$ cat run.sh
#!/bin/bash
# the make line also repeats each setting of config.mk as NAME=value (left out here)
make -C /OpenROAD-flow-scripts/flow DESIGN_CONFIG=/design/flow/config.mk WORK_HOME=/design/flow/orfs CLKGATE_MAP_FILE= finish
$ cat config.mk
export PLATFORM = sky130hd
export DESIGN_NAME = Mips_Processor
export DESIGN_NICKNAME = Mips_Processor
export VERILOG_FILES = /design/flow/design.v
export SDC_FILE = /design/flow/constraint.sdc
export NUM_CORES = 4
export LEC_CHECK = 0
export CAP_MARGIN = 20
export CORE_MARGIN = 2
export CORE_UTILIZATION = 72
export HOLD_SLACK_MARGIN = -0.03
export MAX_ROUTING_LAYER = met4
export PLACE_DENSITY = 0.65
export SLEW_MARGIN = 20
$ cat constraint.sdc
create_clock -name core_clock -period 7.53 [get_ports {clk}]
set_input_delay 1.5060 -clock core_clock [delete_from_list [all_inputs] [get_ports {clk}]]
set_output_delay 1.5060 -clock core_clock [all_outputs]
set_load 0.01 [all_outputs]
$ cat design.v
module Mips_Processor (
    input             clk,
    input             rst,
    output     [15:0] mem_addr,
    output            mem_wr,
    output     [15:0] mem_wdata,
    input      [15:0] mem_rdata,
    output reg        wb_we,
    output reg [3:0]  wb_rd,
    output reg [15:0] wb_data
);
    localparam OP_ADD  = 4'd0,  OP_ADDM = 4'd1,  OP_SUB = 4'd2,  OP_ADDI = 4'd3;
    localparam OP_MUL  = 4'd4,  OP_AND  = 4'd5,  OP_SHL = 4'd6,  OP_LW   = 4'd7;
    localparam OP_LWI  = 4'd8,  OP_SW   = 4'd9,  OP_SWI = 4'd10, OP_CLR  = 4'd11;
    localparam OP_LI   = 4'd12, OP_CMP  = 4'd13, OP_BNE = 4'd14, OP_J    = 4'd15;
    reg  [15:0] pc;
    reg         ifid_valid;
    reg  [15:0] ifid_instr, ifid_pcp2;
    reg         idex_valid;
    reg  [3:0]  idex_op, idex_r1, idex_r2;
    reg  [15:0] idex_v1, idex_v2, idex_imm;
    reg         exmem_valid;
    reg  [3:0]  exmem_op, exmem_rd;
    reg  [15:0] exmem_res, exmem_s;
    reg         exmem_phase;
    reg  [15:0] sr, hi, lo;
    reg  [15:0] rf [0:15];
    function writes_reg(input [3:0] op);
        writes_reg = (op == OP_ADD) || (op == OP_ADDM) || (op == OP_SUB) || (op == OP_ADDI) ||
                     (op == OP_AND) || (op == OP_SHL) || (op == OP_LW) || (op == OP_LWI) ||
                     (op == OP_CLR) || (op == OP_LI);
    endfunction
    function uses_ba(input [3:0] op);
        uses_ba = (op == OP_ADDM) || (op == OP_LW) || (op == OP_LWI) || (op == OP_SW) || (op == OP_SWI);
    endfunction
    function uses_mem(input [3:0] op);
        uses_mem = uses_ba(op);
    endfunction
    function is_load(input [3:0] op);
        is_load = (op == OP_ADDM) || (op == OP_LW) || (op == OP_LWI);
    endfunction
    function b_is_reg(input [3:0] op);
        b_is_reg = (op == OP_ADD) || (op == OP_SUB) || (op == OP_MUL) || (op == OP_AND) || (op == OP_CMP);
    endfunction
    function b_shifted(input [3:0] op);
        b_shifted = (op == OP_ADDM) || (op == OP_LW) || (op == OP_LI);
    endfunction
    function real_rd(input [3:0] r);
        real_rd = (r != 4'd0) && (r != 4'd9) && (r != 4'd12) && (r != 4'd13);
    endfunction
    wire mem_port   = exmem_valid && uses_mem(exmem_op);
    wire two_phase  = (exmem_op == OP_LWI) || (exmem_op == OP_SWI);
    wire stall_mem  = exmem_valid && two_phase && !exmem_phase;
    wire [15:0] data_addr = exmem_res;
    assign mem_addr  = mem_port ? data_addr : pc;
    assign mem_wr    = exmem_valid && ((exmem_op == OP_SW) || (exmem_op == OP_SWI && exmem_phase));
    assign mem_wdata = exmem_s;
    reg [15:0] mem_result;
    always @* begin
        case (exmem_op)
            OP_ADDM:       mem_result = exmem_s + mem_rdata;
            OP_LW, OP_LWI: mem_result = mem_rdata;
            default:       mem_result = exmem_res;
        endcase
    end
    wire mem_we       = exmem_valid && writes_reg(exmem_op) && !stall_mem;
    wire mem_fwd_ok   = exmem_valid && writes_reg(exmem_op) && !is_load(exmem_op) && real_rd(exmem_rd);
    wire wb_real      = wb_we && real_rd(wb_rd);
    function [15:0] fwd(input [3:0] r, input [15:0] v);
        if (mem_fwd_ok && exmem_rd == r)
            fwd = exmem_res;
        else if (wb_real && wb_rd == r)
            fwd = wb_data;
        else
            fwd = v;
    endfunction
    wire [15:0] f1 = fwd(idex_r1, idex_v1);
    wire [15:0] f2 = fwd(idex_r2, idex_v2);
    wire [15:0] ex_a = uses_ba(idex_op) ? f2 : f1;
    wire [15:0] ex_b = b_is_reg(idex_op) ? f2 : idex_imm;
    wire [16:0] ex_diff = {1'b0, ex_a} + {1'b0, ~ex_b} + 17'd1;
    wire        ex_eq   = (ex_a == ex_b);
    wire [31:0] ex_prod = ex_a * ex_b;
    wire [15:0] ex_shl  = (ex_b[15:4] != 12'd0) ? 16'd0 : (ex_a << ex_b[3:0]);
    reg [15:0] ex_res;
    always @* begin
        case (idex_op)
            OP_SUB:  ex_res = ex_diff[15:0];
            OP_AND:  ex_res = ex_a & ex_b;
            OP_SHL:  ex_res = ex_shl;
            OP_CLR:  ex_res = 16'd0;
            OP_LI:   ex_res = ex_b;
            default: ex_res = ex_a + ex_b;
        endcase
    end
    wire [15:0] ex_sr = {ex_eq, ex_diff[15], ex_diff[16],
                         (ex_a[15] != ex_b[15]) && (ex_diff[15] != ex_a[15]), 12'd0};
    wire [3:0]  id_op = ifid_instr[15:12];
    wire [3:0]  id_r1 = ifid_instr[11:8];
    wire [3:0]  id_r2 = uses_ba(id_op) ? 4'd10 : ifid_instr[7:4];
    wire [15:0] id_sx = {{8{ifid_instr[7]}}, ifid_instr[7:0]};
    wire [15:0] id_imm = b_shifted(id_op) ? {id_sx[14:0], 1'b0} : id_sx;
    function [15:0] rd_reg(input [3:0] r);
        if (r == 4'd0)
            rd_reg = 16'd0;
        else if (r == 4'd9)
            rd_reg = sr;
        else if (r == 4'd12)
            rd_reg = hi;
        else if (r == 4'd13)
            rd_reg = lo;
        else if (wb_real && wb_rd == r)
            rd_reg = wb_data;
        else
            rd_reg = rf[r];
    endfunction
    wire id_reads1 = ifid_valid && (id_op != OP_LI) && (id_op != OP_CLR) && (id_op != OP_BNE) &&
                     (id_op != OP_J) && (!uses_ba(id_op) || id_op == OP_ADDM || id_op == OP_SW || id_op == OP_SWI);
    wire id_reads2 = ifid_valid && (b_is_reg(id_op) || uses_ba(id_op));
    wire ex_load   = idex_valid && writes_reg(idex_op) && is_load(idex_op);
    wire load_use  = ex_load && ((id_reads1 && id_r1 == idex_r1) || (id_reads2 && id_r2 == idex_r1));
    function spec_hit(input [3:0] r);
        spec_hit = idex_valid && (((idex_op == OP_CMP) && r == 4'd9) ||
                                  ((idex_op == OP_MUL) && (r == 4'd12 || r == 4'd13)));
    endfunction
    wire spec_use  = (id_reads1 && spec_hit(id_r1)) || (id_reads2 && spec_hit(id_r2));
    wire stall_id  = load_use || spec_use;
    wire id_go     = ifid_valid && !stall_mem && !stall_id;
    wire ex_cmp    = idex_valid && (idex_op == OP_CMP);
    wire br_taken  = ifid_valid && (id_op == OP_BNE) && (ex_cmp ? !ex_eq : !sr[15]);
    wire redirect  = id_go && (br_taken || id_op == OP_J);
    wire [15:0] br_target = ifid_pcp2 + {id_sx[14:0], 1'b0};
    wire [15:0] j_target  = {ifid_pcp2[15:13], ifid_instr[11:0], 1'b0};
    wire fetch    = !mem_port;                  
    wire if_hold  = stall_mem || (ifid_valid && stall_id);
    wire [15:0] pcp2 = pc + 16'd2;
    integer i;
    always @(posedge clk) begin
        if (rst) begin
            pc <= 16'd0;
            ifid_valid <= 1'b0;
            idex_valid <= 1'b0;
            exmem_valid <= 1'b0;
            exmem_phase <= 1'b0;
            wb_we <= 1'b0;
            sr <= 16'd0;
            hi <= 16'd0;
            lo <= 16'd0;
            for (i = 0; i < 16; i = i + 1)
                rf[i] <= 16'd0;
        end else begin
            if (wb_real)
                rf[wb_rd] <= wb_data;
            wb_we   <= mem_we;
            wb_rd   <= exmem_rd;
            wb_data <= mem_result;
            if (stall_mem) begin
                exmem_phase <= 1'b1;
                exmem_res   <= mem_rdata;
                idex_v1     <= f1;
                idex_v2     <= f2;
            end else begin
                exmem_valid <= idex_valid && (idex_op != OP_BNE) && (idex_op != OP_J);
                exmem_op    <= idex_op;
                exmem_rd    <= idex_r1;
                exmem_res   <= ex_res;
                exmem_s     <= f1;
                exmem_phase <= 1'b0;
                if (idex_valid && idex_op == OP_CMP)
                    sr <= ex_sr;
                if (idex_valid && idex_op == OP_MUL) begin
                    hi <= ex_prod[31:16];
                    lo <= ex_prod[15:0];
                end
                idex_valid <= id_go;
                idex_op    <= id_op;
                idex_r1    <= id_r1;
                idex_r2    <= id_r2;
                idex_v1    <= rd_reg(id_r1);
                idex_v2    <= rd_reg(id_r2);
                idex_imm   <= id_imm;
            end
            if (redirect) begin
                pc <= (id_op == OP_J) ? j_target : br_target;
                ifid_valid <= 1'b0;
            end else if (!if_hold) begin
                if (fetch) begin
                    pc <= pcp2;
                    ifid_valid <= 1'b1;
                    ifid_instr <= mem_rdata;
                    ifid_pcp2  <= pcp2;
                end else begin
                    ifid_valid <= 1'b0;
                end
            end
        end
    end
endmodule
==> changes_impl.md, run 1 <==
## Flow update

* Synth cell types at 88
* Ys cells at 3664
* Die Span X at 229 um
* Simple Share, Synth at 16.4%
* Init Core Util at 72.8%
* Area leader share at 33.0%
* Post-CTS Hold Fix Bufs at 0
* Largest area contributor in the netlist: edfxtp_1
* Port buffer count at 71
* Comb area leader: adder cells
* Fraction of registers with async set/reset at 0%
* Dpl cell area at 40800 um^2
* Die area at 52500 um^2
* Die span in y at around 230 um
* Stopped at: 5_1_grt
* Synthesized area per cell at 9.95 um^2
* Status: aborted with a tool error
* Number of H-tree levels at 2
* Root Buffer: clkbuf_16
* GPL Wtd Cong at approximately 1.1
* Clock Sink Count at 462
* Number of cell rows at 82
* Clk buf depth at 3
* Yosys reg bits at approximately 460
* EDFF count, synth at ~400
* CTS Buf Count at 47
* I/O Pins at about 72
* Yosys top cell by instances: nand2_1
* Total number of yosys warnings at 1
* Dominant Register Cell: edfxtp_1
* Detail Placement HPWL at 99200 um
* Yosys xor share at 2.82%
* Cell area leaders: edfxtp_1 (33%), fa_1 (11%), ha_1 (5.7%)
* Core Area at 50100 um^2
* Mapped Cells at around 3700
* Seq share, synth at 36.4%
* Yosys synthesis chip area at around 36000 um^2
* Synth Area in Compound Gates at between 10 and 15%
* Post-Syn Area at 36500 um^2
* Top cells by count: nand2_1 (404), edfxtp_1 (401), nor2_1 (284), inv_1 (280), and2_1 (202)
* MUX share of area at roughly 8.5%
* Adders+Majority by Area at 16.6%
==> stage by stage <==
stage | cells | utilization, % | setup TNS, ns | hold slack, ns | worst slack, ns
4_1_cts | 4752 | 86.8 | -4.24 | 0.476 | -0.500
2_1_floorplan | 3727 | - | -1.67 | 0.424 | -0.458
3_3_place_gp | 4617 | 81.4 | -6.03 | 0.440 | -0.710
3_5_place_dp | 4617 | 81.4 | -9.75 | 0.451 | -0.916
==> timing repair <==
item / 4_1_cts
pin swaps: 67
gates resized: 141
setup buffers: 49
endpoints found under the setup margin: 22
gates cloned: 4
==> run 2: changes to the inputs <==
- ABC_AREA: default -> 1
- CORE_ASPECT_RATIO: default -> 1.04
- CTS_CLUSTER_DIAMETER: default -> 232
- CTS_CLUSTER_SIZE: default -> 75
- GPL_ROUTABILITY_DRIVEN: default -> 1
- GPL_TIMING_DRIVEN: default -> 1
- HOLD_SLACK_MARGIN: -0.03 -> default
- SETUP_SLACK_MARGIN: default -> 1.95
- SLEW_MARGIN: 20 -> 25
- TNS_END_PERCENT: default -> 100
- clock period: 7.53 -> 6.55 ns (I/O delays scaled with it)
==> changes_impl.md, run 2 <==
## Flow update

* Status: aborted with a tool error
* Stopped at: 5_1_grt
* First error: [ERROR GRT-0232] Routing congestion too high. Check the congestion heatmap in the GUI.
* Core Area at 50400 um^2
* Detail Placement HPWL at 102000 um
* Grt ovf at 7
* Comb area leader: simple AND/OR/NAND/NOR gates
* Seq share, synth at a little over a third
* Largest area contributor in the netlist: edfxtp_1
* Post-Syn Area at 36700 um^2
* Number of cell rows at between 80 and 90
* Mapped Cells at 4537
* Simple Share, Synth at 21.9%
* Yosys reg bits at 462
* EDFF count, synth at 401
* Yosys synthesis chip area at between 30000 and 40000 um^2
* Total track usage at 68.0%
* CTS Buf Count at 10
* Yosys xor share at 1.93%
* Area leader share at between 30% and 40%
* Dominant Register Cell: edfxtp_1
* Clock Sink Count at 462
* Init Core Util at 72.7%
* Total number of yosys warnings at 1
* Root Buffer: clkbuf_16
* Synth Area in Compound Gates at between 10% and 20%
* GPL Wtd Cong at 1.14
* Die Span X at approximately 230 um
* Die span in y at approximately 230 um
* Die area at 52800 um^2
* Number of H-tree levels at 1
* Synth cell types at 68
* MUX share of area at 0.0819%
* Placed Cells at 5456
* Adders+Majority by Area at between 10% and 20%
* Ys cells at approximately 4500
* Yosys top cell by instances: nand2_1
* Dpl cell area at ~40000 um^2
* Synthesized area per cell at around 8.1 um^2
* Top cells by count: nand2_1 (988), inv_1 (567), nor2_1 (509), edfxtp_1 (401), a21oi_1 (312)
* Cell area leaders: edfxtp_1 (33%), fa_1 (11%), nand2_1 (10%)
* Port buffer count at just over 70
* Clk buf depth at 3
* Fraction of registers with async set/reset at 0%
* I/O Pins at about 70
* Post-CTS Hold Fix Bufs at 0
* Place WS at -0.608 ns
[run 2: through the flow]
stage | utilization, % | hold slack (ns)
after floorplan | - | 0.408
after global placement | 80.6 | 0.412
after detailed placement | 80.6 | 0.426
after CTS | 85.6 | 0.479
[run 2: metal layers]
metal / GRT usage [%] / overflow
met3: 43.5 / 0
met4: 59.6 / 3
met2: 87.9 / 4
met1: 70.6 / 0
met5: - / -
[run 2: what timing repair did]
item / CTS
gates resized: 332
buffers inserted: 106
setup endpoints to repair: 102
cloned: 8
pin swaps: 102
==> run 3: changes to the inputs <==
- CORE_ASPECT_RATIO: 1.04 -> default
- CTS_CLUSTER_DIAMETER: 232 -> 274
- CTS_CLUSTER_SIZE: 75 -> default
- GPL_ROUTABILITY_DRIVEN: 1 -> default
- GPL_TIMING_DRIVEN: 1 -> default
- SETUP_SLACK_MARGIN: 1.95 -> default
- SLEW_MARGIN: 25 -> 20
- TNS_END_PERCENT: 100 -> 5
- clock period: 6.55 -> 6.99 ns (I/O delays scaled with it)
==> changes_impl.md, run 3 <==
### Physical design

* GPL Wtd Cong at 1.14
* Cell area leaders: edfxtp_1 (33%), fa_1 (11%), nand2_1 (10%)
* Post-Syn Area at 36700 um^2
* CTS Buf Count at approximately 49
* Adders+Majority by Area at roughly 17%
* First-pass GRT wire length at approximately 210000 um
* Vias/cell at 6.77
* Min Tclk post-route at between 7 and 8 ns
* Max Slew Vio Count at 0
* Syn-to-layout area delta at 15.3%
* Yosys synthesis chip area at 36700 um^2
* MUX share of area at 0.0819%
* Hold path endpoint: ifid_pcp2[0]$_DFFE_PP_
* CTS tree: built
* Vias in the first global route at 36300
* Largest area contributor in the netlist: edfxtp_1
* Tool warnings at 47
* Mapped Cells at 4537
* Number of cell rows at 82
* Fin crit share at 104%
* Seq share, synth at 36.2%
* Iteration-0 DRC Markers at 7798
* Port buffer count at 71
* CP peak stage delay at 0.58 ns
* Worst-path fanout max at 9
* I/O Pins at 72
* Yosys reg bits at ~460
* Die Span X at 230 um
* Worst r2r src: wb_rd[2]$_DFFE_PN_
* Clk Latency, worst-skew pair at 0.64 ns
* Placed Cells at around 5400
* Min-Delay Path Class: flop to flop
* Number of H-tree levels at 2
* Die area at 52800 um^2
* Clk buf depth at 3
* Post-CTS Hold Fix Bufs at 0
* WL met2 at 58200 um
* Final hold vios at 0
* First-pass detailed-route iteration total at 22
* WL met3 at 27000 um
* CP most frequent cell: fa_1
* Clock Sink Count at 462
* Worst Max-Slew Pin Slew at ~1.1 ns
* Total track usage at 54.7%
* CP startpoint: wb_rd[2]$_DFFE_PN_
* Synthesized area per cell at 8.08 um^2
* CP top delay family: adder cells
* Crit end category: flop
* Core Area at 50200 um^2
* Max-Slew Margin vs Limit at 23.2%
* CP Launch Type: flop
* Area leader share at about a third
* Synth Area in Compound Gates at about 14%
* Die span in y at 230 um
* Layout net count at 5215
* Detail Route Antenna Nets at 0
* Post-route met1 wirelength at 44500 um
* Yosys top cell by instances: nand2_1
* Critical path buffers and inverters at 13
* Finished Core Util at between 80% and 90%
* Root Buffer: clkbuf_16
* RSZ-0062 raised after global routing: yes
* Hold Crit Depth at 0
* Critical path type: flop to flop
* EDFF count, synth at 401
* Total number of yosys warnings at 1
* Synth cell types at 68
* Status: complete, but fails checks
* Clk slew on worst S/H paths at 0.06 ns
* Final std cells w/o fill at 5554
* CP Depth at 35
* Fraction of registers with async set/reset at 0%
* Critical Path Slowest Stage Cell: fa_1
* Max layer used: met4
* Fmax at 138 MHz
* Drt total wl at 142000 um
* Detail Placement HPWL at roughly 100000 um
* Failed Checks: negative setup slack
* DR WL/cell at ~25 um
* Initial antenna violation count at 6
* Worst setup path end: hi[5]$_SDFFE_PP0P_
* Top cells by count: nand2_1 (988), inv_1 (567), nor2_1 (509), edfxtp_1 (401), a21oi_1 (312)
* Worst R2R End: hi[5]$_SDFFE_PP0P_
* Final setup margin at -0.258 ns
* Via count at between 30000 and 40000
* Dominant Register Cell: edfxtp_1
* Max-Cap Viols at 0
* Worst hold start: pc[0]$_SDFFE_PP0P_
* Ys cells at between 4000 and 5000
* Fillers at 2916
* Final Setup Violations at 17
* Simple Share, Synth at 21.9%
* Init Core Util at 73.1%
* Comb area leader: simple AND/OR/NAND/NOR gates
* Yosys xor share at under 10%
* Grt ovf at 0
* Worst path arrival time at 7.76 ns
* Drt drc at 0
* Hold Slack at 0.432 ns
* Worst r2r path cells at 35
* Largest net degree at the start of global routing at 87
* Flop2flop setup slack at -0.26 ns
* Worst Path Required at around 7.5 ns
* Fin Clk Skew at 0.0404 ns
## run 3: what timing repair did
action / 4_1_cts / 5_1_grt
setup buffers: 27 / 6
pin swaps: 27 / 12
setup endpoints to repair: 17 / 21
hold endpoints to repair: 0 / 0
cloned: 1 / 0
resized: 88 / 18
## run 3: stage by stage
stage	area (um^2)	worst slack [ns]	TNS, ns
2_1_floorplan	36900	0.00163	0
3_3_place_gp	39900	-0.0967	-0.390
3_5_place_dp	39900	-0.381	-3.56
4_1_cts	42100	-0.0569	-0.182
5_1_grt	42300	-0.491	-7.01
6_report	42300	-0.258	-2.62
## run 3: area by class of cell
class	count	area [um^2]	area share (%)
Sequential cell	462	13300	31.4
Antenna cell	9	22.5	0.0533
Clock inverter	23	304	0.719
Inverter	595	2250	5.32
Multi-Input combinational cell	3312	20800	49.1
Timing Repair Buffer	412	3480	8.22
Tap cell	672	841	1.99
Clock buffer	69	1360	3.22
## run 3: layer usage
| metal | vias up | global-route usage [%] |
|---|---|---|
| met4 | 0 | 31.6 |
| met3 | 1139 | 24.8 |
| met5 | - | - |
| met1 | 17100 | 64.9 |
| met2 | 3789 | 76.7 |
| li1 | 15600 | - |
==> run 4: changes to the inputs <==
- ABC_AREA: 1 -> default
- CAP_MARGIN: 20 -> 25
- CELL_PAD_IN_SITES_DETAIL_PLACEMENT: default -> 2
- CORE_UTILIZATION: 72 -> 40
- CTS_CLUSTER_DIAMETER: 274 -> 130
- MAX_ROUTING_LAYER: met4 -> default
- PLACE_DENSITY: 0.65 -> 0.6
- TNS_END_PERCENT: 5 -> default
- clock period: 6.99 -> 11.0 ns (I/O delays scaled with it)
==> changes_impl.md, run 4 <==
### Physical design

* Worst Path Required at 11.58 ns
* Worst setup path end: hi[15]$_SDFFE_PP0P_
* CP startpoint: exmem_op[2]$_DFFE_PP_
* CTS tree: built
* Seq share, synth at 36.4%
* Worst hold start: ifid_pcp2[0]$_DFFE_PP_
* Worst Max-Slew Pin Slew at 1.18 ns
* Critical path type: flop to flop
* GPL Wtd Cong at 0.959
* MUX share of area at under 10%
* Min Tclk post-route at between 10 and 15 ns
* Hold Crit Depth at 2
* Die Span X at a little over 300 um
* Worst r2r path cells at 30
* Total track usage at 41.5%
* Post-CTS Hold Fix Bufs at 0
* CP Launch Type: flop
* Worst r2r src: exmem_op[2]$_DFFE_PP_
* Worst R2R End: hi[15]$_SDFFE_PP0P_
* CP Depth at 30
* CP peak stage delay at 0.73 ns
* Status: complete, but fails checks
* Area leader share at 33.0%
* Top cells by count: nand2_1 (404), edfxtp_1 (401), nor2_1 (284), inv_1 (280), and2_1 (202)
* Mapped Cells at between 3000 and 4000
* Layout net count at ~4000
* I/O Pins at 72
* Yosys reg bits at 462
* Fin Clk Skew at 0.0551 ns
* Largest net degree at the start of global routing at 67
* Final Setup Violations at 1
* Drt total wl at ~200000 um
* Finished Core Util at 45.1%
* Via count at 35400
* Grt ovf at 0
* Syn-to-layout area delta at 11.6%
* Init Core Util at 40.4%
* CTS Buf Count at 51
* Worst path arrival time at 11.69 ns
* Adders+Majority by Area at 16.6%
* Critical Path Slowest Stage Cell: a221oi_1
* Vias in the first global route at around 38000
* Yosys xor share at 2.82%
* Number of H-tree levels at 2
* Port buffer count at a little over 70
* Synthesized area per cell at 9.95 um^2
* Synth Area in Compound Gates at 13.6%
* Initial antenna violation count at 13
* Crit end category: flop
* Number of cell rows at 110
* Dpl cell area at slightly below 40000 um^2
* DR WL/cell at 40.2 um
* Vias/cell at between 7 and 8
* Die span in y at between 300 and 400 um
* Fmax at 90.0 MHz
* Comb area leader: adder cells
* Yosys synthesis chip area at 36500 um^2
* Clk Latency, worst-skew pair at 0.70 ns
* Synth cell types at 88
* Min-Delay Path Class: flop to flop
* Flop2flop setup slack at -0.11 ns
* Detail Route Antenna Nets at 0
* Clk slew on worst S/H paths at 0.09 ns
* Dominant Register Cell: edfxtp_1
* Detail Placement HPWL at 123000 um
* Worst-path fanout max at 36
* Hold path endpoint: pc[0]$_SDFFE_PP0P_
* Clk buf depth at 3
* Tool warnings at 43
* EDFF count, synth at 401
* Yosys top cell by instances: nand2_1
* CP most frequent cell: fa_1
* Final setup margin at -0.108 ns
* Root Buffer: clkbuf_16
* Fin crit share at 101%
* Clock Sink Count at 462
* First-pass detailed-route iteration total at 6
* Design area at 40700 um^2
* Final hold vios at 0
* Max-Cap Viols at 0
* Fraction of registers with async set/reset at 0%
* Max Slew Vio Count at 0
* CP top delay family: adder cells
* Post-Syn Area at around 36000 um^2
* Critical path buffers and inverters at 7
* Simple Share, Synth at 16.4%
* Total number of yosys warnings at 1
* Iteration-0 DRC Markers at slightly below 6000
* Core Area at 90100 um^2
* First-pass GRT wire length at 283000 um
* Drt drc at 0
* Ys cells at between 3000 and 4000
* Failed Checks: negative setup slack
* Place WS at about 0.56 ns
* Largest area contributor in the netlist: edfxtp_1
* Cell area leaders: edfxtp_1 (33%), fa_1 (11%), ha_1 (5.7%)
* Die area at 93600 um^2
* Max-Slew Margin vs Limit at about a fifth
-- run 4: layer usage --
metal	share of wire [%]	track usage [%]
met5	0.12	0
met4	9.9	32.7
met3	12	13.8
met2	45	65.0
met1	33	46.7
-- run 4: cell type report --
class / instances / area [um^2]
Antenna cell: 3 / 7.51
Clock buffer: 69 / 1380
Clock inverter: 27 / 249
Fill cell: 9306 / 49500
Inverter: 302 / 1140
Multi-Input combinational cell: 2722 / 21500
Sequential cell: 462 / 13300
Tap cell: 1176 / 1470
Timing Repair Buffer: 181 / 1610
-- run 4: per-stage QoR --
step                std cells  setup TNS (ns)  hold slack (ns)
floorplan                3727               0            0.424
global placement         4832               0            0.485
detailed placement       4833               0            0.503
CTS                      4929               0            0.548
global route             4939          -0.103            0.573
finish                   4942          -0.108            0.559
-- run 4: what timing repair did --
action,in CTS,in global routing
endpoints found under the setup margin,0,9
resized,0,9
buffers inserted,0,4
==> run 5: changes to the inputs <==
- ABC_AREA: default -> 1
- CAP_MARGIN: 25 -> 20
- CELL_PAD_IN_SITES_DETAIL_PLACEMENT: 2 -> default
- CORE_ASPECT_RATIO: default -> 1.04
- CORE_UTILIZATION: 40 -> 72
- CTS_CLUSTER_DIAMETER: 130 -> 232
- CTS_CLUSTER_SIZE: default -> 75
- GPL_ROUTABILITY_DRIVEN: default -> 1
- GPL_TIMING_DRIVEN: default -> 1
- MAX_ROUTING_LAYER: default -> met4
- PLACE_DENSITY: 0.6 -> default
- PLACE_DENSITY_LB_ADDON: default -> 0.01
- SETUP_SLACK_MARGIN: default -> 1.89
- SLEW_MARGIN: 20 -> 25
- TNS_END_PERCENT: default -> 100
- clock period: 11.0 -> 6.51 ns (I/O delays scaled with it)
==> changes_impl.md, run 5 <==
## Flow update

* Yosys synthesis chip area at 36700 um^2
* MUX share of area at 0.0819%
* EDFF count, synth at roughly 400
* Placed Cells at 5453
* Place WS at -0.599 ns
* Number of H-tree levels at 1
* Detail Placement HPWL at about 100000 um
* Yosys xor share at 1.93%
* Total number of yosys warnings at 1
* Clock Sink Count at 462
* Seq share, synth at about 36%
* Cell area leaders: edfxtp_1 (33%), fa_1 (11%), nand2_1 (10%)
* Largest area contributor in the netlist: edfxtp_1
* Init Core Util at 72.7%
* Adders+Majority by Area at 16.5%
* Die Span X at roughly 230 um
* Top cells by count: nand2_1 (988), inv_1 (567), nor2_1 (509), edfxtp_1 (401), a21oi_1 (312)
* Fraction of registers with async set/reset at 0%
* Number of cell rows at 84
* Core Area at 50400 um^2
* Synth cell types at about 68
* Dpl cell area at 40700 um^2
* Die area at 52800 um^2
* Port buffer count at 71
* Yosys top cell by instances: nand2_1
* Ys cells at 4537
* Yosys reg bits at roughly 460
* Status: aborted with a tool error
* Mapped Cells at about 4500
* First error: [ERROR GRT-0232] Routing congestion too high. Check the congestion heatmap in the GUI.
* CTS Buf Count at 10
* Stopped at: 5_1_grt
* Synth Area in Compound Gates at 14.4%
* Simple Share, Synth at approximately 22%
* I/O Pins at 72
* Die span in y at 234 um
* Dominant Register Cell: edfxtp_1
* Clk buf depth at 3
* Total track usage at about three quarters
* Area leader share at 32.8%
* Grt ovf at 196
* Synthesized area per cell at approximately 8 um^2
* Root Buffer: clkbuf_16
* Post-Syn Area at ~37000 um^2
* Comb area leader: simple AND/OR/NAND/NOR gates
* GPL Wtd Cong at 1.12
## run 5: stage by stage
| stage | setup TNS [ns] |
|---|---|
| after global placement | -5.09 |
| after CTS | -6.68 |
| after detailed placement | -8.70 |
| after floorplan | -0.240 |
## run 5: what timing repair did
item | in CTS
hold buffers | 0
resized | 387
endpoints found under the setup margin | 103
pin swaps | 121
gates cloned | 6
buffers inserted | 88
## run 5: layer usage
layer	track usage, %	overflow
met1	76.1	3
met2	91.6	124
met3	54.5	1
met4	66.4	68
met5	-	-
==> run 6: changes to the inputs <==
- CAP_MARGIN: 20 -> 0
- CORE_ASPECT_RATIO: 1.04 -> default
- CTS_CLUSTER_DIAMETER: 232 -> 105
- CTS_CLUSTER_SIZE: 75 -> default
- GPL_ROUTABILITY_DRIVEN: 1 -> default
- GPL_TIMING_DRIVEN: 1 -> default
- PLACE_DENSITY: default -> 0.35
- PLACE_DENSITY_LB_ADDON: 0.01 -> default
- SETUP_SLACK_MARGIN: 1.89 -> default
- SLEW_MARGIN: 25 -> 20
- TNS_END_PERCENT: 100 -> default
- clock period: 6.51 -> 6.93 ns (I/O delays scaled with it)
==> changes_impl.md, run 6 <==
### Physical design

* Grt ovf at 0
* MUX share of area at less than 1%
* Number of H-tree levels at 2
* Fraction of registers with async set/reset at 0%
* Dominant Register Cell: edfxtp_1
* Die Span X at around 230 um
* Flop2flop setup slack at -1.14 ns
* Die span in y at 230 um
* I/O Pins at 72
* Yosys top cell by instances: nand2_1
* CTS Buf Count at about 47
* First-pass GRT wire length at 209000 um
* Fmax at 124 MHz
* Status: complete, but fails checks
* Max-Slew Margin vs Limit at 11.4%
* CP top delay family: adder cells
* Core Area at 50200 um^2
* CP Depth at 37
* Clk slew on worst S/H paths at 0.07 ns
* DR WL/cell at 27.8 um
* Init Core Util at 73.1%
* Failed Checks: negative setup slack
* Total number of yosys warnings at 1
* Layout net count at 5257
* Yosys xor share at approximately 1.9%
* Cell area leaders: edfxtp_1 (33%), fa_1 (11%), nand2_1 (10%)
* Final Setup Violations at 19
* Synth cell types at between 60 and 70
* Seq share, synth at a little over a third
* Via count at around 40000
* Max Slew Vio Count at 0
* Critical path buffers and inverters at 11
* Clk Latency, worst-skew pair at 0.62 ns
* Yosys synthesis chip area at 36700 um^2
* Finished Core Util at ~86%
* Largest area contributor in the netlist: edfxtp_1
* Adders+Majority by Area at 16.5%
* Simple Share, Synth at 21.9%
* Fin Clk Skew at 0.0272 ns
* Root Buffer: clkbuf_16
* Hold Crit Depth at 0
* Tool warnings at 50
* Min Tclk post-route at 8.07 ns
* Detail Placement HPWL at 97500 um
* CP most frequent cell: fa_1
* Drt drc at 0
* GPL Wtd Cong at 1.10
* Hold path endpoint: ifid_pcp2[0]$_DFFE_PP_
* RSZ-0062 raised after global routing: yes
* Clk buf depth at 3
* Ys cells at around 4500
* Worst R2R End: hi[13]$_SDFFE_PP0P_
* Yosys reg bits at 462
* Top cells by count: nand2_1 (988), inv_1 (567), nor2_1 (509), edfxtp_1 (401), a21oi_1 (312)
* CP peak stage delay at 0.85 ns
* Drt total wl at 155000 um
* Post-CTS Hold Fix Bufs at 0
* Final setup margin at -1.14 ns
* Mapped Cells at 4537
* Worst path arrival time at 8.55 ns
* Final hold vios at 0
* Vias/cell at 7.12
* Critical Path Slowest Stage Cell: fa_1
* Synthesized area per cell at 8.08 um^2
* Worst r2r src: idex_r1[3]$_DFFE_PP_
* Vias in the first global route at between 30000 and 40000
* Post-Syn Area at 36700 um^2
* Fin crit share at 116%
* First-pass detailed-route iteration total at 17
* Detail Route Antenna Nets at 0
* Port buffer count at 71
* Worst Path Required at 7.41 ns
* Initial antenna violation count at 11
* Max-Cap Viols at 0
* Worst-path fanout max at 13
* Number of cell rows at 82
* Crit end category: flop
* CP startpoint: idex_r1[3]$_DFFE_PP_
* Critical path type: flop to flop
* Clock Sink Count at 462
* Total track usage at 54.6%
* CP Launch Type: flop
* CTS tree: built
* Area leader share at 32.8%
* Iteration-0 DRC Markers at 9054
* Die area at 52800 um^2
* Synth Area in Compound Gates at around 14%
* Worst r2r path cells at 37
* Comb area leader: simple AND/OR/NAND/NOR gates
* Min-Delay Path Class: flop to flop
* EDFF count, synth at 401
* Worst Max-Slew Pin Slew at 1.33 ns
* Worst hold start: pc[0]$_SDFFE_PP0P_
* Largest net degree at the start of global routing at 78
* Syn-to-layout area delta at 17.9%
* Worst setup path end: hi[13]$_SDFFE_PP0P_
[run 6: metrics by stage]
step	setup WS, ns	hold WS [ns]	std cells	cell area [um^2]	TNS, ns
finish	-1.14	0.443	5594	43200	-15.32
global route	-1.33	0.453	5590	43200	-18.34
CTS	-0.0662	0.443	5562	42400	-0.175
detailed placement	-0.359	0.429	5439	40100	-3.17
global placement	-0.165	0.411	5439	40100	-0.933
floorplan	-0.00567	0.408	4600	36900	-0.00567
[run 6: repair_timing]
action                                  CTS  global route
endpoints found under the setup margin   18            22
pin swaps                                56            77
gates resized                           140           169
cloned                                    3             0
buffers inserted                         36            19
[run 6: final cells by class]
type | instances | area (um^2)
antenna | 13 | 32.5
clock buffer | 58 | 1270
clock inverter | 26 | 251
fill | 2659 | 6940
inverter | 595 | 2270
multi-input combinational | 3314 | 21400
sequential | 462 | 13300
tap | 672 | 841
timing repair buffer | 453 | 3940
timing repair inverter | 1 | 6.26
[run 6: routing by layer]
layer	routed length (um)	vias to the layer above	global-route usage (%)
met3	32000	1732	22.0
li1	-	15700	-
met4	16700	0	33.7
met1	45900	17700	65.8
met2	60900	4663	76.5
met5	0	-	-
==> run 7: changes to the inputs <==
- ABC_AREA: 1 -> default
- CAP_MARGIN: 0 -> 20
- CORE_UTILIZATION: 72 -> 70
- CTS_CLUSTER_DIAMETER: 105 -> default
- CTS_CLUSTER_SIZE: default -> 55
- MAX_ROUTING_LAYER: met4 -> default
- PLACE_DENSITY: 0.35 -> 0.6
- clock period: 6.93 -> 9.09 ns (I/O delays scaled with it)
==> changes_impl.md, run 7 <==
### Physical design

* Layout net count at ~4100
* Worst Max-Slew Pin Slew at ~1.3 ns
* Total number of yosys warnings at 1
* Drt total wl at 144000 um
* Number of cell rows at 83
* Hold Slack at 0.480 ns
* Dpl cell area at slightly below 40000 um^2
* Synthesized area per cell at just under 10 um^2
* Worst setup path end: hi[15]$_SDFFE_PP0P_
* Die area at 53900 um^2
* Worst path arrival time at 9.43 ns
* Seq share, synth at 36.4%
* Max Slew Vio Count at 0
* CP peak stage delay at 0.58 ns
* Number of H-tree levels at 2
* Final std cells w/o fill at 4477
* Critical Path Slowest Stage Cell: or4b_1
* GPL Wtd Cong at 1.09
* Worst r2r path cells at 29
* Post-CTS Hold Fix Bufs at 0
* Min Tclk post-route at 8.85 ns
* Clk slew on worst S/H paths at ~0.060 ns
* Clock Sink Count at 462
* Comb area leader: adder cells
* Place WS at 0.0178 ns
* Dominant Register Cell: edfxtp_1
* Finished Core Util at 78.4%
* Drt drc at 0
* CP most frequent cell: fa_1
* Flop2flop setup slack at between 0.2 and 0.25 ns
* I/O Pins at a little over 70
* Vias in the first global route at 33600
* CP Depth at 29
* Fmax at 113 MHz
* Worst r2r src: exmem_op[3]$_DFFE_PP_
* Detail Route Antenna Nets at 0
* Clk Latency, worst-skew pair at 0.66 ns
* Max-Slew Margin vs Limit at 14.3%
* Yosys synthesis chip area at about 36000 um^2
* Yosys reg bits at between 400 and 500
* Final hold vios at 0
* Worst R2R End: hi[15]$_SDFFE_PP0P_
* First-pass detailed-route iteration total at 13
* Fraction of registers with async set/reset at 0%
* Vias/cell at 7.56
* CTS Buf Count at 49
* Fin Clk Skew at around 0.08 ns
* Placed Cells at 4379
* Die Span X at 232 um
* CP top delay family: adder cells
* Final Setup Violations at 0
* Critical path type: flop to flop
* Simple Share, Synth at ~16%
* Post-Syn Area at ~36000 um^2
* Ys cells at 3664
* Crit end category: flop
* Yosys top cell by instances: nand2_1
* EDFF count, synth at 401
* Iteration-0 DRC Markers at 6243
* Status: timing/DRC/antenna clean
* Detail Placement HPWL at 96800 um
* Port buffer count at 71
* MUX share of area at 8.51%
* CTS tree: built
* Final setup margin at roughly 0.24 ns
* Logic area at 21600 um^2
* Design area at 40300 um^2
* Init Core Util at 70.9%
* Worst Path Required at between 9 and 10 ns
* Max-Cap Viols at 0
* Via count at ~34000
* Yosys xor share at under 10%
* Fillers at 3056
* Tool warnings at 45
* Initial antenna violation count at 5
* DR WL/cell at 32.2 um
* Fin crit share at 97.4%
* Adders+Majority by Area at 16.6%
* Core Area at about 50000 um^2
* Largest area contributor in the netlist: edfxtp_1
* CP Launch Type: flop
* Critical path buffers and inverters at 6
* Grt ovf at 0
* Largest net degree at the start of global routing at between 80 and 90
* Area leader share at 33.0%
* Synth Area in Compound Gates at 13.6%
* Cell area leaders: edfxtp_1 (33%), fa_1 (11%), ha_1 (5.7%)
* Worst-path fanout max at 25
* CP startpoint: exmem_op[3]$_DFFE_PP_
* Synth cell types at between 80 and 90
* Min-Delay Path Class: flop to flop
* Syn-to-layout area delta at 10.6%
* Root Buffer: clkbuf_16
* Clk buf depth at 3
* Die span in y at 232 um
* Register area at between 10000 and 15000 um^2
* Hold path endpoint: ifid_pcp2[0]$_DFFE_PP_
* Total track usage at 53.9%
* Worst hold start: pc[0]$_SDFFE_PP0P_
* First-pass GRT wire length at between 200000 and 250000 um
* Hold Crit Depth at 0
* Top cells by count: nand2_1 (404), edfxtp_1 (401), nor2_1 (284), inv_1 (280), and2_1 (202)
* Mapped Cells at 3664
[run 7: what timing repair did]
action / CTS / global route
setup endpoints to repair: 2 / 9
gates resized: 1 / 19
buffers inserted: 0 / 5
hold endpoints to repair: 0 / 0
[run 7: layer usage]
| layer | routed length [um] | share of wire [%] | vias up | global-route usage [%] |
|---|---|---|---|---|
| met3 | 24700 | 17 | 1213 | 21.5 |
| met2 | 58400 | 41 | 3735 | 76.0 |
| met1 | 45600 | 32 | 15700 | 66.6 |
| met4 | 15300 | 11 | 8 | 40.1 |
| met5 | 175 | 0.12 | - | 1.56 |
| li1 | - | - | 13200 | - |
[run 7: final cells by class]
| class | instances | share of cell area, % |
|---|---|---|
| Clock buffer | 60 | 3.17 |
| Tap cell | 680 | 2.11 |
| Antenna cell | 2 | 0.0124 |
| Clock inverter | 31 | 0.860 |
| Timing Repair Buffer | 218 | 4.66 |
| Inverter | 302 | 2.82 |
| Sequential cell | 462 | 32.9 |
| Multi-Input combinational cell | 2722 | 53.5 |
[run 7: per-stage QoR]
step	setup TNS [ns]
after floorplan	0
after global placement	0
after detailed placement	0
after CTS	0
after global routing	-0.00280
final	0
==> run 8: changes to the inputs <==
- CAP_MARGIN: 20 -> 5
- CELL_PAD_IN_SITES_DETAIL_PLACEMENT: default -> 1
- CORE_UTILIZATION: 70 -> 23
- CTS_CLUSTER_DIAMETER: default -> 283
- CTS_CLUSTER_SIZE: 55 -> default
- GPL_TIMING_DRIVEN: default -> 0
- HOLD_SLACK_MARGIN: default -> 0.24
- MIN_ROUTING_LAYER: default -> met2
- PLACE_DENSITY: 0.6 -> default
- PLACE_DENSITY_LB_ADDON: default -> 0.04
- SETUP_SLACK_MARGIN: default -> 0.76
- SLEW_MARGIN: 20 -> 35
- clock period: 9.09 -> 14.5 ns (I/O delays scaled with it)
==> changes_impl.md, run 8 <==
### Physical design

* Yosys reg bits at about 460
* Fraction of registers with async set/reset at 0%
* Design area at 43100 um^2
* Port buffer count at 71
* Worst Max-Slew Pin Slew at 1.14 ns
* Clk slew on worst S/H paths at about 0.060 ns
* Die area at 162000 um^2
* CP top delay family: adder cells
* Min Tclk post-route at 12.07 ns
* CP most frequent cell: fa_1
* Worst r2r src: exmem_op[0]$_DFFE_PP_
* First-pass detailed-route iteration total at 8
* Yosys top cell by instances: nand2_1
* Clk Latency, worst-skew pair at 0.73 ns
* I/O Pins at 72
* Root Buffer: clkbuf_16
* CP peak stage delay at 0.70 ns
* Worst Path Required at approximately 15 ns
* First-pass GRT wire length at 275000 um
* Critical path type: flop to flop
* Die span in y at 402 um
* Drt drc at 0
* CP Launch Type: flop
* Total track usage at 36.9%
* Hold Crit Depth at 0
* Synth cell types at 88
* Resized cells post-CTS at 0
* Initial antenna violation count at 0
* Fmax at just over 80 MHz
* Fin crit share at 83.2%
* Die Span X at 402 um
* Synthesized area per cell at 9.95 um^2
* Mapped Cells at 3664
* Detail Route Antenna Nets at 0
* Synth Area in Compound Gates at a little over an eighth
* Core Area at roughly 160000 um^2
* CTS Buf Count at just over 60
* Final Setup Violations at 0
* Via count at 42100
* CP startpoint: exmem_op[0]$_DFFE_PP_
* Number of H-tree levels at 2
* Min-Delay Path Class: flop to flop
* Worst setup path end: hi[15]$_SDFFE_PP0P_
* Worst hold start: ifid_instr[11]$_DFFE_PP_
* Number of cell rows at around 150
* Area leader share at 33.0%
* Dpl cell area at 40900 um^2
* Largest area contributor in the netlist: edfxtp_1
* Critical path buffers and inverters at 9
* Worst r2r path cells at 32
* Largest net degree at the start of global routing at 35
* CP Depth at 32
* Iteration-0 DRC Markers at between 6000 and 7000
* MUX share of area at about 8.5%
* Tool warnings at ~43
* GPL Wtd Cong at 0.966
* Comb area leader: adder cells
* Setup Fix Bufs, Post-CTS at 0
* Ys cells at ~3700
* Total number of yosys warnings at 1
* Clock Sink Count at 462
* Post-Syn Area at 36500 um^2
* Adders+Majority by Area at roughly 17%
* Flop2flop setup slack at 2.43 ns
* Final std cells w/o fill at 6066
* Top cells by count: nand2_1 (404), edfxtp_1 (401), nor2_1 (284), inv_1 (280), and2_1 (202)
* Crit end category: flop
* CTS tree: built
* Dominant Register Cell: edfxtp_1
* Placed Cells at a little under 6000
* Fin Clk Skew at ~0.073 ns
* Worst R2R End: hi[15]$_SDFFE_PP0P_
* Clk buf depth at 3
* Grt ovf at 0
* Worst path arrival time at ~13 ns
* Init Core Util at 23.1%
* Yosys xor share at 2.82%
* Syn-to-layout area delta at 18.2%
* Cell area leaders: edfxtp_1 (33%), fa_1 (11%), ha_1 (5.7%)
* Hold path endpoint: idex_r1[3]$_DFFE_PP_
* Vias/cell at 6.95
* Max-Slew Margin vs Limit at 24.2%
* Setup tns final at 0 ns
* Seq share, synth at between 30% and 40%
* DR WL/cell at 33.3 um
* RSZ-0062 raised after global routing: no
* Final hold vios at 0
* Drt total wl at roughly 200000 um
* Layout net count at ~4300
* Detail Placement HPWL at 152000 um
* Status: timing/DRC/antenna clean
* Max Slew Vio Count at 0
* Critical Path Slowest Stage Cell: a31oi_1
* Post-CTS Hold Fix Bufs at 0
* Vias in the first global route at 49500
* Yosys synthesis chip area at 36500 um^2
* EDFF count, synth at 401
* Worst-path fanout max at 11
* Simple Share, Synth at 16.4%
* Max-Cap Viols at 0
## run 8: area by class of cell
| cell class | instances | area, um^2 |
|---|---|---|
| Antenna cell | 45 | 113 |
| Buffer | 241 | 1000 |
| Sequential cell | 462 | 13300 |
| Clock buffer | 76 | 1630 |
| Clock inverter | 36 | 305 |
| Timing Repair Buffer | 110 | 1350 |
| Inverter | 302 | 1140 |
| Fill cell | 18000 | 115000 |
| Multi-Input combinational cell | 2722 | 21700 |
| Tap cell | 2072 | 2590 |
## run 8: metal layers
metal / track usage (%) / part of all wire, % / vias up
li1: - / - / 13400
met1: - / 0 / 13900
met2: 42.0 / 48 / 13600
met3: 50.8 / 44 / 1141
met4: 6.73 / 6.9 / 91
met5: 20.4 / 1.7 / -
## run 8: metrics by stage
stage / util [%] / hold slack [ns] / setup WS (ns)
floorplan: - / 0.424 / 5.74
global placement: 25.3 / 0.430 / 0.931
detailed placement: 25.9 / 0.434 / 2.85
CTS: 27.2 / 0.448 / 2.82
global route: 27.2 / 0.460 / 2.08
finish: 27.3 / 0.443 / 2.43
==> run 9: changes to the inputs <==
- CAP_MARGIN: 5 -> 20
- CELL_PAD_IN_SITES_DETAIL_PLACEMENT: 1 -> default
- CORE_UTILIZATION: 23 -> 61
- CTS_CLUSTER_DIAMETER: 283 -> default
- GPL_TIMING_DRIVEN: 0 -> default
- HOLD_SLACK_MARGIN: 0.24 -> default
- MIN_ROUTING_LAYER: met2 -> default
- PLACE_DENSITY_LB_ADDON: 0.04 -> default
- SETUP_SLACK_MARGIN: 0.76 -> 1.87
- SLEW_MARGIN: 35 -> 20
- clock period: 14.5 -> 7.51 ns (I/O delays scaled with it)
==> changes_impl.md, run 9 <==
### Physical design

* Status: complete, but fails checks
* Failed Checks: negative setup slack
* Flop2flop setup slack at -0.70 ns
* Synth cell types at 88
* DR WL/cell at 29.0 um
* RSZ-0062 raised after global routing: yes
* Clock Sink Count at about 460
* Dpl cell area at roughly 41000 um^2
* Final Setup Violations at 22
* GPL Wtd Cong at 1.03
* CP Depth at 31
* CP startpoint: exmem_op[2]$_DFFE_PP_
* Top cells by count: nand2_1 (404), edfxtp_1 (401), nor2_1 (284), inv_1 (280), and2_1 (202)
* Drt total wl at 142000 um
* Crit end category: flop
* Clk slew on worst S/H paths at 0.07 ns
* Fraction of registers with async set/reset at 0%
* Initial antenna violation count at 4
* Largest area contributor in the netlist: edfxtp_1
* Final std cells w/o fill at 4890
* Simple Share, Synth at 16.4%
* Worst Path Required at 8.05 ns
* Via count at 33400
* Yosys xor share at 2.82%
* First-pass detailed-route iteration total at 10
* CTS Buf Count at 48
* Synthesized area per cell at between 9 and 10 um^2
* Yosys top cell by instances: nand2_1
* CP peak stage delay at 0.69 ns
* Die Span X at between 200 and 250 um
* Dominant Register Cell: edfxtp_1
* Post-CTS Hold Fix Bufs at 0
* Core Area at 59000 um^2
* Critical path type: flop to flop
* Detail Route Antenna Nets at 0
* Fin crit share at 109%
* Yosys reg bits at 462
* Placed Cells at roughly 4700
* CP Launch Type: flop
* Hold Crit Depth at 0
* Fmax at about 120 MHz
* Die span in y at 248 um
* Vias in the first global route at 33400
* First-pass GRT wire length at 209000 um
* MUX share of area at 8.51%
* WL met3 at 18400 um
* Synth Area in Compound Gates at 13.6%
* Worst-path fanout max at 6
* Cell area leaders: edfxtp_1 (33%), fa_1 (11%), ha_1 (5.7%)
* Syn-to-layout area delta at 21.0%
* Init Core Util at 61.8%
* CP most frequent cell: buf_4
* Area leader share at 33.0%
* Detail Placement HPWL at 102000 um
* Critical Path Slowest Stage Cell: or4b_4
* Total number of yosys warnings at 1
* Worst r2r path cells at 31
* Vias/cell at around 6.8
* Worst r2r src: exmem_op[2]$_DFFE_PP_
* Worst path arrival time at 8.75 ns
* Design area at around 44000 um^2
* Hold Slack at 0.476 ns
* Die area at slightly above 60000 um^2
* Worst setup path end: hi[15]$_SDFFE_PP0P_
* Max-Cap Viols at 0
* EDFF count, synth at 401
* Iteration-0 DRC Markers at 5060
* Root Buffer: clkbuf_16
* Yosys synthesis chip area at 36500 um^2
* Max layer used: met5
* Seq share, synth at a little over a third
* Drt drc at 0
* Setup tns final at -8.77 ns
* Post-route met1 wirelength at between 40000 and 50000 um
* Worst hold start: pc[0]$_SDFFE_PP0P_
* Post-Syn Area at 36500 um^2
* Comb area leader: adder cells
* Critical path buffers and inverters at 8
* Tool warnings at around 48
* Number of H-tree levels at 2
* CTS tree: built
* Mapped Cells at 3664
* Final hold vios at 0
* Min Tclk post-route at 8.21 ns
* Total track usage at 45.0%
* Number of cell rows at 89
* Min-Delay Path Class: flop to flop
* WL met2 at 62800 um
* Fin Clk Skew at 0.0246 ns
* Fillers at 3998
* Max Slew Vio Count at 0
* Largest net degree at the start of global routing at 67
* Layout net count at 4461
* Worst Max-Slew Pin Slew at 1.21 ns
* Ys cells at 3664
* Worst R2R End: hi[15]$_SDFFE_PP0P_
* Final setup margin at -0.700 ns
* Max-Slew Margin vs Limit at 19.5%
* Port buffer count at 71
* Grt ovf at 0
* CP top delay family: adder cells
* Hold path endpoint: ifid_pcp2[0]$_DFFE_PP_
* Clk buf depth at 3
* I/O Pins at 72
* Clk Latency, worst-skew pair at ~0.62 ns
* Adders+Majority by Area at approximately 17%
## run 9: per-stage QoR
| step | util, % | setup slack, ns |
|---|---|---|
| after global routing | 74.7 | -0.951 |
| after CTS | 73.7 | -0.539 |
| after global placement | 69.5 | -1.04 |
| after detailed placement | 69.6 | -1.14 |
| final | 74.8 | -0.700 |
| after floorplan | - | -0.474 |
## run 9: area by class of cell
cell class | instances | area, um^2 | share of cell area, %
antenna | 1 | 2.50 | 0.00567
clock inverter | 25 | 240 | 0.545
tap | 773 | 967 | 2.19
sequential | 462 | 13300 | 30.1
timing repair buffer | 540 | 4490 | 10.2
clock buffer | 63 | 1280 | 2.90
inverter | 302 | 1170 | 2.64
multi-input combinational | 2724 | 22700 | 51.5
## run 9: what timing repair did
| action | in CTS | in global routing |
|---|---|---|
| endpoints found under the hold margin | 0 | 0 |
| pin swaps | 56 | 40 |
| resized | 147 | 89 |
| gates cloned | 3 | 3 |
| endpoints found under the setup margin | 72 | 71 |
| buffers inserted | 25 | 28 |
## run 9: per-layer routing
| layer | track usage, % | vias to the layer above |
|---|---|---|
| li1 | - | 13800 |
| met1 | 56.8 | 15900 |
| met2 | 69.9 | 2786 |
| met3 | 10.4 | 799 |
| met4 | 29.2 | 6 |
| met5 | 0 | - |
==> run 10: changes to the inputs <==
- ABC_AREA: default -> 1
- CAP_MARGIN: 20 -> 5
- CORE_UTILIZATION: 61 -> 72
- CTS_CLUSTER_SIZE: default -> 10
- PLACE_DENSITY_LB_ADDON: default -> 0.0
- SETUP_SLACK_MARGIN: 1.87 -> 3.08
- TNS_END_PERCENT: default -> 10
- clock period: 7.51 -> 10.3 ns (I/O delays scaled with it)
==> changes_impl.md, run 10 <==
### Physical design

* Largest net degree at the start of global routing at about 90
* Final hold vios at 0
* Flop2flop setup slack at 2.70 ns
* Post-CTS Hold Fix Bufs at 0
* Clk Latency, worst-skew pair at 0.66 ns
* First-pass detailed-route iteration total at 17
* CTS Buf Count at 54
* Clk slew on worst S/H paths at ~0.070 ns
* Mapped Cells at 4537
* Area leader share at 32.8%
* Worst r2r src: wb_rd[1]$_DFFE_PN_
* MUX share of area at 0.0819%
* Die area at 52800 um^2
* Cell area leaders: edfxtp_1 (33%), fa_1 (11%), nand2_1 (10%)
* Ys cells at 4537
* Max-Cap Viols at 0
* CP top delay family: adder cells
* Yosys top cell by instances: nand2_1
* Init Core Util at 73.1%
* Hold Slack at around 0.43 ns
* Core Area at 50200 um^2
* Fin crit share at 73.8%
* Total number of yosys warnings at 1
* CP startpoint: wb_rd[1]$_DFFE_PN_
* Critical Path Slowest Stage Cell: fa_1
* DR WL/cell at 25.7 um
* CTS tree: built
* Yosys reg bits at approximately 460
* Setup tns final at 0 ns
* Seq share, synth at between 30 and 40%
* Adders+Majority by Area at 16.5%
* Max Slew Vio Count at 0
* Top cells by count: nand2_1 (988), inv_1 (567), nor2_1 (509), edfxtp_1 (401), a21oi_1 (312)
* Worst r2r path cells at 32
* RSZ-0062 raised after global routing: yes
* Tool warnings at roughly 45
* Post-Syn Area at 36700 um^2
* Simple Share, Synth at 21.9%
* Hold path endpoint: ifid_pcp2[0]$_DFFE_PP_
* Die Span X at 230 um
* Min Tclk post-route at between 7 and 8 ns
* Syn-to-layout area delta at 13.6%
* Synth Area in Compound Gates at between 10 and 15%
* CP most frequent cell: fa_1
* Critical path type: flop to flop
* Dominant Register Cell: edfxtp_1
* Hold Crit Depth at 0
* Max-Slew Margin vs Limit at 21.7%
* Comb area leader: simple AND/OR/NAND/NOR gates
* Synthesized area per cell at approximately 8 um^2
* First-pass GRT wire length at roughly 200000 um
* Fillers at 3111
* EDFF count, synth at 401
* Crit end category: flop
* Logic area at 21100 um^2
* Vias in the first global route at 34300
* Die span in y at 230 um
* CP Depth at 32
* Clock Sink Count at 462
* Total track usage at between 50% and 60%
* Fin Clk Skew at 0.0640 ns
* Critical path buffers and inverters at 7
* GPL Wtd Cong at 1.09
* Status: timing/DRC/antenna clean
* Detail Route Antenna Nets at 0
* Drt drc at 0
* Worst path arrival time at 8.12 ns
* Clk buf depth at 3
* Vias/cell at ~7
* Drt total wl at 139000 um
* CP peak stage delay at 0.57 ns
* Port buffer count at a little over 70
* Initial antenna violation count at 4
* Worst R2R End: hi[15]$_SDFFE_PP0P_
* Yosys xor share at 1.93%
* Worst hold start: pc[0]$_SDFFE_PP0P_
* Largest area contributor in the netlist: edfxtp_1
* Worst-path fanout max at 13
* Layout net count at 5084
* Yosys synthesis chip area at 36700 um^2
* Fmax at 132 MHz
* Register area at 13300 um^2
* I/O Pins at just over 70
* Worst Max-Slew Pin Slew at 1.17 ns
* Number of cell rows at 82
* Synth cell types at 68
* Worst setup path end: hi[15]$_SDFFE_PP0P_
* Iteration-0 DRC Markers at about 7700
* Grt ovf at 0
* Via count at between 30000 and 40000
* Final Setup Violations at 0
* Detail Placement HPWL at between 80000 and 90000 um
* Number of H-tree levels at 2
* Worst Path Required at 10.82 ns
* Min-Delay Path Class: flop to flop
* CP Launch Type: flop
* Fraction of registers with async set/reset at 0%
* Root Buffer: clkbuf_16
==> run 10: layout make-up <==
type / instances / area share (%)
diodes: 2 / 0.0120
clock buffers: 84 / 3.66
clock inverters: 7 / 0.207
inverters: 595 / 5.57
multi-input cells: 3316 / 50.6
flip-flops and latches: 462 / 31.9
well taps: 672 / 2.02
repair buffers: 272 / 6.04
==> run 10: metrics by stage <==
step,setup slack (ns),instance area [um^2],util (%),std cells
4_1_cts,3.00,40500,80.8,5344
3_5_place_dp,2.10,37800,75.3,5154
6_report,2.70,41600,83.0,5410
2_1_floorplan,3.29,36900,-,4600
5_1_grt,2.62,41600,83.0,5408
3_3_place_gp,2.21,37800,75.2,5154
==> run 10: what timing repair did <==
item	4_1_cts	5_1_grt
resized	87	132
setup buffers	93	64
setup endpoints to repair	20	19
pin swaps	25	52
cloned	6	0
==> run 10: layer usage <==
metal | vias up | wire [um] | track usage [%]
met5 | - | 232 | 2.11
met4 | 12 | 11600 | 29.2
met3 | 1074 | 27100 | 22.6
met2 | 3861 | 56200 | 71.0
met1 | 16800 | 44000 | 63.6
li1 | 15400 | - | -
==> run 11: changes to the inputs <==
- CAP_MARGIN: 5 -> 20
- CTS_CLUSTER_SIZE: 10 -> default
- MAX_ROUTING_LAYER: default -> met4
- PLACE_DENSITY_LB_ADDON: 0.0 -> 0.28
- SETUP_SLACK_MARGIN: 3.08 -> default
- TNS_END_PERCENT: 10 -> default
- clock period: 10.3 -> 6.9 ns (I/O delays scaled with it)
==> changes_impl.md, run 11 <==
## Flow update

* GPL Wtd Cong at approximately 1.1
* Top cells by count: nand2_1 (988), inv_1 (567), nor2_1 (509), edfxtp_1 (401), a21oi_1 (312)
* First error: [ERROR GRT-0232] Routing congestion too high. Check the congestion heatmap in the GUI.
* Total track usage at 75.7%
* Stopped at: 5_1_grt
* Post-CTS Hold Fix Bufs at 0
* Cell area leaders: edfxtp_1 (33%), fa_1 (11%), nand2_1 (10%)
* Detail Placement HPWL at 101000 um
* Status: aborted with a tool error
* Place WS at -0.484 ns
* Grt ovf at 14
* Area leader share at 32.8%
* Total number of yosys warnings at 1
* Yosys xor share at 1.93%
* Synthesized area per cell at around 8.1 um^2
* Dpl cell area at about 40000 um^2
* MUX share of area at 0.0819%
* Clock Sink Count at 462
* Placed Cells at 5477
* Yosys synthesis chip area at 36700 um^2
* Die span in y at 230 um
* Root Buffer: clkbuf_16
* Comb area leader: simple AND/OR/NAND/NOR gates
* Yosys reg bits at between 400 and 500
* Number of H-tree levels at 2
* Clk buf depth at 3
* Simple Share, Synth at 21.9%
* Fraction of registers with async set/reset at 0%
* Port buffer count at 71
* CTS Buf Count at 47
* EDFF count, synth at 401
* Mapped Cells at 4537
* Dominant Register Cell: edfxtp_1
* Seq share, synth at 36.2%
* Die Span X at 230 um
* Synth Area in Compound Gates at 14.4%
* Core Area at ~50000 um^2
* Number of cell rows at 82
* Largest area contributor in the netlist: edfxtp_1
* I/O Pins at roughly 70
* Init Core Util at around three quarters
* Ys cells at 4537
* Synth cell types at 68
* Post-Syn Area at ~37000 um^2
* Adders+Majority by Area at 16.5%
* Die area at 52800 um^2
* Yosys top cell by instances: nand2_1
[run 11: what timing repair did]
action                                  CTS
endpoints found under the setup margin   19
resized                                 163
setup buffers                            38
hold endpoints to repair                  0
cloned                                    2
pin swaps                                55
[run 11: metrics by stage]
| stage | utilization (%) | setup TNS, ns |
|---|---|---|
| 4_1_cts | 85.0 | -1.30 |
| 2_1_floorplan | - | 0 |
| 3_5_place_dp | 80.3 | -4.51 |
| 3_3_place_gp | 80.3 | -1.82 |
[run 11: routing by layer]
metal | GRT overflow | GRT usage, %
met2 | 9 | 90.0
met5 | - | -
met4 | 5 | 64.8
met1 | 0 | 77.0
met3 | 0 | 61.7
